==> flow/design.v (excerpt) <==
module ELA(clk, rst, ready, in_data, data_rd, req, wen, addr, data_wr, done);
For scale: roughly 2,800 cells after synthesis, ~2,100 flip-flops, ~43 I/O pins, roughly 0.068 mm² of cells after synthesis.
Settings: LEC_CHECK=0, CAP_MARGIN=35, CORE_MARGIN=2, CORE_UTILIZATION=40, SLEW_MARGIN=20, TNS_END_PERCENT=40; clock period 8.5 ns.
run.sh (not shown) runs the stock make flow with config.mk's settings and CLKGATE_MAP_FILE=.
Next try:
ABC_AREA = 1   (was not set)
CAP_MARGIN = 20   (was 35)
CORE_UTILIZATION = 68   (was 40)
TNS_END_PERCENT = not set   (was 40)
clock period = 7.2 ns   (was 8.5 ns; I/O delays follow)
Outcome: Utilization goes up by 32 points; sequential cell count stays the same; total power goes up by about a fifth; design area goes down slightly; worst hold slack degrades by 0.030 ns; synthesized area stays flat.

* * *

The RTL this note starts from:
==> flow/design.v <==
`timescale 1ns/10ps
module ELA(clk, rst, ready, in_data, data_rd, req, wen, addr, data_wr, done);
	input				clk;
	input				rst;
	input				ready;
	input		[7:0]	in_data;
	input		[7:0]	data_rd;
	output reg			req;
	output reg			wen;
	output reg	[12:0]	addr;
	output reg	[7:0]	data_wr;
	output reg			done;
localparam IDLE = 3'd0, LOAD = 3'd1, OUT_PINK = 3'd2, OUT_BLUE = 3'd3, FINISH = 3'd4;
reg [2:0] state, next_state;
reg [5:0] count_row;
reg [6:0] count_column;
reg [7:0] U [0:127];	 
reg [7:0] L [0:127];	 
reg [7:0] D1, D2, D3;
integer i;
wire last_col = (count_column == 7'd127);
wire shift_in = (state == LOAD) || (state == OUT_PINK && !last_col);
wire rotate   = (state == OUT_BLUE);
function [7:0] avg;
	input [7:0] a, b;
	reg [8:0] s;
	begin
		s = {1'b0, a} + {1'b0, b};
		avg = s[8:1];
	end
endfunction
function [7:0] absd;
	input [7:0] a, b;
	begin
		absd = (a >= b) ? a - b : b - a;
	end
endfunction
always @(*) begin
	next_state = state;
	case(state)
		IDLE:     if(ready) next_state = LOAD;
		LOAD:     next_state = OUT_PINK;
		OUT_PINK: if(last_col) next_state = (count_row < 6'd2) ? LOAD : OUT_BLUE;
		OUT_BLUE: if(last_col) next_state = (count_row == 6'd32) ? FINISH : LOAD;
		default:  next_state = state;
	endcase
end
always @(posedge clk or posedge rst) begin
	if(rst) begin
		state <= IDLE;
		count_row <= 6'd0;
		count_column <= 7'd0;
	end
	else begin
		state <= next_state;
		if(state == LOAD)
			count_row <= count_row + 6'd1;
		if(state == OUT_PINK || state == OUT_BLUE)
			count_column <= count_column + 7'd1;
		else
			count_column <= 7'd0;
	end
end
always @(posedge clk) begin
	if(shift_in || rotate) begin
		for(i = 0; i < 127; i = i + 1) begin
			U[i] <= U[i + 1];
			L[i] <= L[i + 1];
		end
		U[127] <= rotate ? U[0] : L[0];
		L[127] <= rotate ? L[0] : in_data;
	end
	if(rotate) begin
		D1 <= absd(U[0], L[2]);
		D2 <= absd(U[1], L[1]);
		D3 <= absd(U[2], L[0]);
	end
end
reg [7:0] x, y, a, b, m, blue;
always @(*) begin
	x = U[0];
	y = L[0];
	if((D2 <= D1) && (D2 <= D3)) begin
		a = U[0]; b = L[0];
	end
	else if((D1 <= D2) && (D1 <= D3)) begin
		a = U[127]; b = L[1];
	end
	else begin
		a = U[1]; b = L[127];
	end
	if(count_column == 7'd0 || last_col) begin
		a = U[0]; b = L[0];
	end
	m = avg(a, b);
	if(((x >= m) && (x < y)) || ((x < m) && (x >= y)))
		blue = x;
	else if(((y >= m) && (y < x)) || ((y < m) && (y >= x)))
		blue = y;
	else
		blue = m;
end
always @(*) begin
	req = (state == LOAD);
	wen = (state == OUT_PINK) || (state == OUT_BLUE);
	done = (state == FINISH);
	addr = 13'd0;
	data_wr = 8'd0;
	if(state == OUT_PINK) begin
		addr = {count_row[4:0] - 5'd1, 1'b0, count_column};
		data_wr = L[127];
	end
	else if(state == OUT_BLUE) begin
		addr = {count_row[4:0] - 5'd2, 1'b1, count_column};
		data_wr = blue;
	end
end
endmodule
Settings: LEC_CHECK=0, CAP_MARGIN=20, CORE_MARGIN=2, CORE_UTILIZATION=40, SLEW_MARGIN=20; clock period 8.5 ns.
Change:
- ABC_AREA: not set -> 0
- CAP_MARGIN: 20 -> 40
- CELL_PAD_IN_SITES_DETAIL_PLACEMENT: not set -> 1
- CELL_PAD_IN_SITES_GLOBAL_PLACEMENT: not set -> 2
- CORE_ASPECT_RATIO: not set -> 0.64
- MAX_ROUTING_LAYER: not set -> met4
- MIN_ROUTING_LAYER: not set -> met2
- SETUP_SLACK_MARGIN: not set -> -0.37
- SLEW_MARGIN: 20 -> 25
- With this change the flow completed, yet does not pass: negative setup slack
- power rose by 1.2%
- routed wire length rose by 21%
- worst hold slack degrades by 0.031 ns
- sequential share of layout area fell by 0.49 points
- via count rose by 31%
Change:
- ABC_AREA: 0 -> not set
- CAP_MARGIN: 40 -> 20
- CELL_PAD_IN_SITES_DETAIL_PLACEMENT: 1 -> not set
- CELL_PAD_IN_SITES_GLOBAL_PLACEMENT: 2 -> not set
- CORE_ASPECT_RATIO: 0.64 -> not set
- CORE_UTILIZATION: 40 -> 39
- MAX_ROUTING_LAYER: met4 -> not set
- MIN_ROUTING_LAYER: met2 -> not set
- SETUP_SLACK_MARGIN: -0.37 -> not set
- SLEW_MARGIN: 25 -> 20
- clock period: 8.5 -> 11.1 ns (I/O delays scaled with it)
Effect: With this change the flow completed without violations. Global-route usage is lower by 9.2 points. Register-to-register slack improved by 2.7 ns. Sequential share of layout area is higher by 0.56 points. Die size is higher by 2.5%. Worst hold slack improved by 0.031 ns.
Change:
- CAP_MARGIN: 20 -> 35
- CORE_UTILIZATION: 39 -> 40
- GPL_TIMING_DRIVEN: not set -> 0
- HOLD_SLACK_MARGIN: not set -> 0.28
- MIN_ROUTING_LAYER: not set -> met2
- TNS_END_PERCENT: not set -> 40
- clock period: 11.1 -> 8.5 ns (I/O delays scaled with it)
Result: The new run passed the timing, DRC and antenna checks. Clock skew climbs by 0.049 ns. Worst setup slack gets worse by 0.12 ns. Clock power rose by well over a third. Wire length goes up by a few percent. Global-route usage is higher by 5.9 points. Utilization goes up by 2.1 points. Total power went up by a quarter to a third. Count of clock-buffer cells in the layout rose by 16. Register-to-register slack got worse by 2.5 ns.
Change:
- CAP_MARGIN: 35 -> 20
- CORE_UTILIZATION: 40 -> 72
- GPL_TIMING_DRIVEN: 0 -> not set
- HOLD_SLACK_MARGIN: 0.28 -> not set
- MIN_ROUTING_LAYER: met2 -> not set
- PLACE_DENSITY_LB_ADDON: not set -> 0.0
- TNS_END_PERCENT: 40 -> not set
- clock period: 8.5 -> 7.22 ns (I/O delays scaled with it)
Effect:
- This time the run finished but failed the layout checks on negative setup slack
- clock skew goes down by 0.019 ns
- worst setup slack gets worse by 1.2 ns
- die size is lower by about 44%
- wire length went up by 42%
- cell count falls by 17%
- synthesized area stays the same
- synthesized cell count stays the same
Change:
- CORE_UTILIZATION: 72 -> 51
- PLACE_DENSITY_LB_ADDON: 0.0 -> not set
- clock period: 7.22 -> 7.2 ns (I/O delays scaled with it)
Effect: The new run ran to the end with violations: negative setup slack; worst setup slack improved by 0.42 ns; flip-flop count does not change; hold slack got worse by 0.027 ns; routed wire length falls by a quarter to a third; via count falls by roughly a tenth; utilization falls by 23 points; area after synthesis is unchanged.
Power is estimated from default activity; no workload was simulated.
